Setup of alpha:
// cardinal_router
module cardinal_router 
#(
    parameter PACKET_SIZE = 64
)
(
    input clk, reset,                     
    output polarity,
    input cwsi,                          
    output cwri,                         
    input [PACKET_SIZE - 1:0] cwdi,      
    input ccwsi,                         
    output ccwri,                        
    input [PACKET_SIZE - 1:0] ccwdi,     
    input pesi,                          
    output peri,                         
    input [PACKET_SIZE - 1:0] pedi,      
    output cwso,                         
    input cwro,                          
    output [PACKET_SIZE - 1:0] cwdo,     
    output ccwso,                        
    input ccwro,                         
    output [PACKET_SIZE - 1:0] ccwdo,    
    output peso,                         
    input pero,                          
    output [PACKET_SIZE - 1:0] pedo      
);
Size: about 5700 cells after synthesis, roughly 400 I/O pins, ~0.036 sq mm of cells after synthesis.
make LEC_CHECK=0 ABC_AREA=1 CAP_MARGIN=20 CELL_PAD_IN_SITES_DETAIL_PLACEMENT=2 CELL_PAD_IN_SITES_GLOBAL_PLACEMENT=2 CORE_ASPECT_RATIO=1.39 CORE_MARGIN=6 CORE_UTILIZATION=40 HOLD_SLACK_MARGIN=0.15 MIN_ROUTING_LAYER=met2 PLACE_DENSITY_LB_ADDON=0.25 SETUP_SLACK_MARGIN=0.08 SLEW_MARGIN=20 TNS_END_PERCENT=65 finish   # period 6.22 ns
run.sh (not shown) runs the stock make flow with config.mk's settings and CLKGATE_MAP_FILE=.
alpha never completed; the flow aborted with a tool error in clock tree synthesis.
Changes in beta relative to alpha:
- CELL_PAD_IN_SITES_GLOBAL_PLACEMENT removed (was 2)
- TNS_END_PERCENT removed (was 65)
- CORE_ASPECT_RATIO removed (was 1.39)
- CORE_UTILIZATION changed from 40 to 43
- PLACE_DENSITY_LB_ADDON removed (was 0.25)
- MIN_ROUTING_LAYER removed (was met2)
- CORE_MARGIN changed from 6 to 2
- SETUP_SLACK_MARGIN removed (was 0.08)
- ABC_AREA removed (was 1)
- CELL_PAD_IN_SITES_DETAIL_PLACEMENT removed (was 2)
- HOLD_SLACK_MARGIN removed (was 0.15)
- the clock period (ns, I/O delays scaled along) changed from 6.22 to 3.59
- Portion of the post-synthesis area used by sequential elements on beta is up relative to alpha.
- In the tables for alpha and beta, synthesized cell count reads higher with alpha.
- beta vs. alpha: total cells reported by yosys after synthesis went down by 2053.
- Every stage of the flow completed for beta, and the final layout passed the timing, DRC and antenna checks.
- Of alpha and beta, alpha shows the higher vertical die size, with beta below it.
Modified inputs, gamma compared to beta
- CORE_UTILIZATION changed from 43 to 68
- CTS_CLUSTER_SIZE newly set to 37
- the clock period (ns, I/O delays scaled along) changed from 3.59 to 2.53
## What came out
Having completed the whole flow, beta delivered a layout that passed the timing, DRC and antenna checks. Seen in the log of gamma: GRT-0232 during global routing, after which the run never completed. Die area | gamma < beta. gamma against beta: post-synthesis register bit count has remained practically unchanged; number of setup buffers added after CTS rose 69; floorplan die height dropped 20%; post-synth area from yosys stat about even. Compared with beta, gamma improves placed wire-length estimate.
What delta does differently from gamma at the input level:
- an added MAX_ROUTING_LAYER of met4
- a change of the clock period (ns, I/O delays scaled along) from 2.53 to 2.61
[summary]
Completing all stages was not enough for delta: its layout failed the final checks because of negative setup slack.
Going from gamma to delta, minimum setup slack after placement grows by 98 ps.
Going from gamma to delta, total of hold buffers inserted after clock tree synthesis has remained practically unchanged; number of CTS-inserted buffers higher; placer's final routability congestion estimate shrank by 0.019.
Reported for delta and gamma, die width turned out identical to the last digit.

* * *

sierra:
cardinal_router again, from the RTL that the note above started with.
export LEC_CHECK = 0
export CAP_MARGIN = 20
export CELL_PAD_IN_SITES_DETAIL_PLACEMENT = 0
export CELL_PAD_IN_SITES_GLOBAL_PLACEMENT = 0
export CORE_MARGIN = 2
export CORE_UTILIZATION = 40
export CTS_CLUSTER_SIZE = 81
export GPL_ROUTABILITY_DRIVEN = 0
export GPL_TIMING_DRIVEN = 0
export HOLD_SLACK_MARGIN = 0.07
export PLACE_DENSITY_LB_ADDON = 0.01
export SETUP_SLACK_MARGIN = 1.03
export SLEW_MARGIN = 30
export TNS_END_PERCENT = 25
create_clock -name core_clock -period 4.0 [get_ports {clk}]
Relative to sierra, the following input files were edited for violet:
==> flow/config.mk <==
export PLATFORM = sky130hd
export DESIGN_NAME = cardinal_router
export DESIGN_NICKNAME = cardinal_router
export VERILOG_FILES = /design/flow/design.v
export SDC_FILE = /design/flow/constraint.sdc
export NUM_CORES = 4
export LEC_CHECK = 0
export CAP_MARGIN = 20
export CORE_MARGIN = 2
export CORE_UTILIZATION = 58
export SLEW_MARGIN = 20
==> flow/constraint.sdc <==
create_clock -name core_clock -period 2.19 [get_ports {clk}]
set_input_delay 0.4380 -clock core_clock [delete_from_list [all_inputs] [get_ports {clk}]]
set_output_delay 0.4380 -clock core_clock [all_outputs]
set_load 0.01 [all_outputs]
- Diff sierra -> violet: routed length on met1 lower; post-detailed-placement cell area higher; horizontal die dimension lower.
- Arrival time of the worst setup path: violet vs sierra up 790 ps
- Re fraction of the cycle the final worst path needs: violet and sierra aren't equal, and the higher value belongs to violet.
- Wire length | violet below sierra
- HPWL after detailed placement on violet is ahead of sierra.
- sierra completed every stage of the flow, and the final layout passed the timing, DRC and antenna checks.
- Nothing crashed in violet and all stages finished; the problem is that the final layout failed, the offending checks being negative setup slack.
- Going from sierra to violet, total power grew by more than half.
The following lists how yarrow was set up differently from violet:
diff --git a/flow/config.mk b/flow/config.mk
--- a/flow/config.mk
+++ b/flow/config.mk
@@ -9,3 +9,4 @@
 export CORE_MARGIN = 2
-export CORE_UTILIZATION = 58
+export CORE_UTILIZATION = 70
+export CTS_CLUSTER_SIZE = 37
 export SLEW_MARGIN = 20
==> flow/constraint.sdc <==
create_clock -name core_clock -period 2.63 [get_ports {clk}]
set_input_delay 0.5260 -clock core_clock [delete_from_list [all_inputs] [get_ports {clk}]]
set_output_delay 0.5260 -clock core_clock [all_outputs]
set_load 0.01 [all_outputs]
Notes after the runs:
- [yarrow] flow finished | final checks: failed | reasons: negative setup slack
- On via count, violet beats yarrow.
- As of yarrow, area of all placed cells without fillers had fallen by a little under 10% compared to violet.
- Between violet and yarrow, the number of cells produced by synthesis figures differ only marginally.
- Share of synthesized area spent on multiplexers across yarrow and violet: no real change.
- Comparing yarrow and violet, the lower die area was measured on yarrow.
- Compared to violet, the routing of yarrow uses less wire.
- Changes observed in yarrow relative to violet: share of power burned in the clock network picked up an extra 0.2 points; number of failing hold endpoints at the final stage neither gained nor lost much.

* * *

Starting RTL as in the previous note.
make LEC_CHECK=0 ABC_AREA=1 CAP_MARGIN=20 CORE_MARGIN=2 CORE_UTILIZATION=72 CTS_CLUSTER_DIAMETER=218 CTS_CLUSTER_SIZE=98 SLEW_MARGIN=20 finish   # period 2.54 ns
The starting point ended with an error in global routing (ODB-0269).
==> next run, changes <==
- ABC_AREA: 1 -> default
- CORE_UTILIZATION: 72 -> 40
- CTS_CLUSTER_DIAMETER: 218 -> default
- CTS_CLUSTER_SIZE: 98 -> default
- clock period: 2.54 -> 4.0 ns (I/O delays scaled with it)
After rerunning: Now the flow produced a clean layout; die size rises by well over a third; synthesized area fell by roughly a tenth; synthesized cell count goes down by a quarter to a third.
==> next run, changes <==
- CORE_UTILIZATION: 40 -> 61
- MAX_ROUTING_LAYER: default -> met4
- clock period: 4.0 -> 2.36 ns (I/O delays scaled with it)
Effect: This time the run produced a layout that fails on negative setup slack. Synthesized area stays the same. Design area rose by 12%. Via count goes up by 19%. Global-route usage came out higher by 16 points.
==> next run, changes <==
- CORE_UTILIZATION: 61 -> 66
- CTS_CLUSTER_SIZE: default -> 50
- MAX_ROUTING_LAYER: met4 -> default
- clock period: 2.36 -> 2.1 ns (I/O delays scaled with it)
- The changed run ended with an error in global routing (ODB-0269)
- area after synthesis does not change
- synthesized cell count stays the same
- die size goes down by 7.4%

* * *

job 9675:
Starting RTL as in the previous note.
Design cardinal_router, start of the top module:
module cardinal_router 
#(
    parameter PACKET_SIZE = 64
)
(
    input clk, reset,                     
    output polarity,
    input cwsi,                          
    output cwri,                         
    input [PACKET_SIZE - 1:0] cwdi,      
    input ccwsi,                         
    output ccwri,                        
    input [PACKET_SIZE - 1:0] ccwdi,     
    input pesi,                          
    output peri,                         
    input [PACKET_SIZE - 1:0] pedi,      
    output cwso,                         
    input cwro,                          
    output [PACKET_SIZE - 1:0] cwdo,     
    output ccwso,                        
    input ccwro,                         
    output [PACKET_SIZE - 1:0] ccwdo,    
    output peso,                         
    input pero,                          
    output [PACKET_SIZE - 1:0] pedo      
);
    wire fullCwi0, fullCwi1, fullCcwi0, fullCcwi1, fullPei0, fullPei1;
    wire emptyCwi0, emptyCwi1, emptyCcwi0, emptyCcwi1, emptyPei0, emptyPei1;
  ...
clock: 2.1 ns
lec_check: 0
cap_margin: 0
core_margin: 2
core_utilization: 70
cts_cluster_size: 50
hold_slack_margin: 0.29
slew_margin: 20
Seen in the log of job 9675: DPL-0038 during 5_1_grt, after which the run never completed.
Inputs modified between job 9675 and job 7363:
- an added SETUP_SLACK_MARGIN of 0.63
- a change of CAP_MARGIN from 0 to 20
- a change of CTS_CLUSTER_SIZE from 50 to 37
- a deleted HOLD_SLACK_MARGIN that had been 0.29
- a change of the clock period (ns, I/O delays scaled along) from 2.1 to 2.53
### Flow results
- Job 7363 did not finish; the tool stopped in 4_1_cts with error DPL-0033.
- As far as starting utilization of the core area goes, job 9675 and job 7363 are indistinguishable; the numbers are identical.
- Number of standard-cell rows in the floorplan came out exactly the same in job 7363 and job 9675.
- Compared with job 9675, in job 7363 detailed placer's ending HPWL decreased 7.3%, cell count after placement decreased by 65 relative to the old numbers, final weighted congestion in routability-driven placement has decreased.
Input-level comparison between job 4530 and job 7363:
- a change of CORE_UTILIZATION from 70 to 67
- a change of SETUP_SLACK_MARGIN from 0.63 to 0.52
- a change of the clock period (ns, I/O delays scaled along) from 2.53 to 2.0
--- outcome ---
Gate count of the mapped netlist of job 7363 is on par with job 4530.
Placement-stage worst setup slack was lower in the run labelled job 4530.
Diff job 7363 -> job 4530 | initial core utilization | decrease of 2.5 points
No final results exist for job 4530, since it was stopped by error GRT-0232 during 5_1_grt.
Changes in job 2816 relative to job 4530:
- CORE_UTILIZATION: 67 -> 40
- SETUP_SLACK_MARGIN: 0.52 -> unset
- CTS_CLUSTER_SIZE: 37 -> unset
- the clock period (ns, I/O delays scaled along): 2.0 -> 3.59
==> comparison <==
Changes observed in job 2816 relative to job 4530: die area moved up; total placed instance area moved down; area reported by Yosys stat level; final weighted congestion of routability-driven global placement moved down; post-synthesis cell count from yosys level.
Cmp job 2816 and job 4530 / effective utilization at floorplan / lower: job 2816
Job 2816 reached the end of the flow, and the finished layout is clean on the timing, DRC and antenna checks.
Width of the die: job 2816 > job 4530
Relative to job 4530, cell row count has increased by 30% in job 2816.
What job 8150 does differently from job 2816 at the input level:
- CTS_CLUSTER_SIZE: unset -> 37
- CORE_UTILIZATION: 40 -> 67
- MAX_ROUTING_LAYER: unset -> met4
- the clock period (ns, I/O delays scaled along): 3.59 -> 2.01
## What came out
Relative to job 2816, cell count after placement decreased by 6.9% in job 8150.
Compared to job 2816, job 8150 has count of instances resized after the clock tree is built 772 higher.
Number of hold-repair buffers added at the cts stage: job 8150 vs job 2816 — no meaningful difference
Job 8150 vs. job 2816: die area went down by about 40%.
For cell area after synthesis, job 8150 and job 2816 come out practically identical.
Of job 2816 and job 8150, only job 8150 never reached the final stage.
Job 8150 is listed as incomplete: the tool reported an error in 5_1_grt and the run ended there.
Worst setup slack before clock tree synthesis in job 8150 vs job 2816: down 1120 ps
Per the comparison of job 8150 with job 2816, area of the core region fell by about 40%; synthesized cell count stayed essentially flat.
Modified inputs, job 5003 compared to job 8150
- CTS_CLUSTER_SIZE no longer set, was 37
- CTS_CLUSTER_DIAMETER now 328, previously not set
- MAX_ROUTING_LAYER no longer set, was met4
- CORE_UTILIZATION now 66, was 67
- the clock period (ns, I/O delays scaled along) now 2.55, was 2.01
### Flow results
- To summarise job 5003: no stage aborted, but the layout did not pass its checks, failing on negative setup slack.
- Number of top-level pins came out exactly the same in job 5003 and job 8150.
- In the tables for job 5003 and job 8150, cell row count reads lower with job 8150.
- The run showing the greater final RePlAce weighted congestion is job 8150.
No activity file was given, so power comes from the tool's default toggle rates.
